Design Full_DCT, start of the top module:
module Full_DCT(input clk,wr_1,wr_2,reset,
           input [11:0]a0,a1,a2,a3,a4,a5,a6,a7,
           output signed[11:0]b0,b1,b2,b3,b4,b5,b6,b7);
clock: 8.19 ns
lec_check: 0
cap_margin: 20
core_margin: 7
core_utilization: 67
cts_cluster_diameter: 270
max_routing_layer: met4
place_density: 0.63
slew_margin: 30
tns_end_percent: 90
run.sh (not shown) runs the stock make flow with config.mk's settings and CLKGATE_MAP_FILE=.
The first run died in global routing (5_1_grt), error GRT-0116.
Then changed:
- CORE_MARGIN: 7 -> 2
- CORE_UTILIZATION: 67 -> 58
- CTS_CLUSTER_DIAMETER: 270 -> default
- MAX_ROUTING_LAYER: met4 -> default
- PLACE_DENSITY: 0.63 -> default
- SLEW_MARGIN: 30 -> 20
- TNS_END_PERCENT: 90 -> default
- clock period: 8.19 -> 13.9 ns (I/O delays scaled with it)
=> The new run completed with no timing, DRC or antenna violations; die size goes up by about 11%; synthesized area stays the same; synthesized cell count stays the same.
Then changed:
- CORE_UTILIZATION: 58 -> 40
- clock period: 13.9 -> 14.5 ns (I/O delays scaled with it)
Effect:
- The new run went through all stages and came out clean
- clock skew goes down by 0.021 ns
- routed wire length goes down by 6.9%
- cell area goes down by 0.47%
- synthesized cell count does not change
- synthesized area does not change
Then changed:
- clock period: 14.5 -> 15.0 ns (I/O delays scaled with it)
The changed run produced a clean layout.
Non-clock buffer count goes down by 214.
Wire length falls by 0.72%.
Via count barely changes.
Setup slack gets better by 0.32 ns.
Synthesized cell count is unchanged.
Then changed:
- ABC_AREA: default -> 1
- CORE_UTILIZATION: 40 -> 72
- CTS_CLUSTER_DIAMETER: default -> 210
- clock period: 15.0 -> 6.9 ns (I/O delays scaled with it)
What happened: Now the flow aborted during global routing (5_1_grt) (GRT-0116); synthesized cell count is higher by about a fifth; die size is lower by well over a third; area after synthesis is higher by a few percent.
Then changed:
- ABC_AREA: 1 -> default
- CORE_UTILIZATION: 72 -> 70
- CTS_CLUSTER_DIAMETER: 210 -> default
- MAX_ROUTING_LAYER: default -> met4
- clock period: 6.9 -> 12.1 ns (I/O delays scaled with it)
What happened:
- The new run failed in global routing (5_1_grt) (GRT-0232)
- area after synthesis decreases by a few percent
- die size decreases slightly
- synthesized cell count decreases by about a fifth

Starting RTL as in the previous note.
clock: 15.0 ns
lec_check: 0
cap_margin: 20
core_margin: 2
core_utilization: 40
cts_cluster_diameter: 270
max_routing_layer: met4
slew_margin: 20
The starting point finished clean.
Then changed:
Settings changed: CORE_UTILIZATION 40 to 66, CTS_CLUSTER_DIAMETER 270 to default, MAX_ROUTING_LAYER met4 to default.
Clock period 15.0 ns to 12.1 ns, I/O delays scaled along.
=> Now the flow ended with an error in global routing, error GRT-0232; synthesized area stays the same; die area came out lower by 39%; synthesized cell count does not change.
Then changed:
Settings changed: CORE_UTILIZATION 66 to 9.
Clock period 12.1 ns to 19.7 ns, I/O delays scaled along.
- This time the run finished with timing, DRC and antenna clean
- area after synthesis stays the same
- synthesized cell count does not change
- die area climbs to 7.3 times its value
Then changed:
Settings changed: CORE_UTILIZATION 9 to 57, SETUP_SLACK_MARGIN from default to 2.23.
Clock period 19.7 ns to 11.9 ns, I/O delays scaled along.
- The changed run finished with setup timing left
- global-route usage rose by 31 points
- routed wire length rises by 6.2%
- critical path depth goes up by 4
- flip-flop count is unchanged
- final cell count falls by 45%
- first-iteration DRC count went down by 2.6%
- clock-buffer cell count falls by 11
- worst hold slack degrades by 26 ps
- synthesized cell count stays the same

Starting RTL as in the previous note.
Settings: LEC_CHECK=0, CAP_MARGIN=20, CORE_MARGIN=2, CORE_UTILIZATION=65, MAX_ROUTING_LAYER=met4, SETUP_SLACK_MARGIN=2.23, SLEW_MARGIN=20, TNS_END_PERCENT=5; clock period 11.9 ns.
The first run died in global routing.
Then changed:
- CORE_UTILIZATION: 65 -> 44
- MAX_ROUTING_LAYER: met4 -> unset
- SETUP_SLACK_MARGIN: 2.23 -> unset
- TNS_END_PERCENT: 5 -> unset
- clock period: 11.9 -> 7.56 ns (I/O delays scaled with it)
- The new run produced a layout that fails on negative setup slack
- die area grows by 47%
- synthesized cell count does not change
- synthesized area stays the same
Then changed:
- CORE_UTILIZATION: 44 -> 23
- clock period: 7.56 -> 14.5 ns (I/O delays scaled with it)
=> This time the run finished clean; routed wire length went down by 8.5%; area after synthesis is unchanged; non-clock buffer count went down by 3750; count of clock-buffer cells in the layout rose by 36; final cell count is higher by 2.8%; design area decreases by 14%; utilization is lower by 32 points; register-to-register slack is better by 4.8 ns; worst setup slack gets better by 4.5 ns.
Then changed:
- ABC_AREA: unset -> 1
- CORE_UTILIZATION: 23 -> 68
- CTS_CLUSTER_DIAMETER: unset -> 210
- MAX_ROUTING_LAYER: unset -> met4
- clock period: 14.5 -> 7.12 ns (I/O delays scaled with it)
Effect: With this change the flow stopped in global routing with GRT-0116. Synthesized cell count is higher by 20%. Synthesized area is higher by 3.5%. Die area is lower by 65%.
Then changed:
- CAP_MARGIN: 20 -> 5
- CORE_UTILIZATION: 68 -> 71
- SLEW_MARGIN: 20 -> 40
Result:
- The new run died in global routing
- synthesized area stays the same
- die area decreases by a few percent
- synthesized cell count stays the same
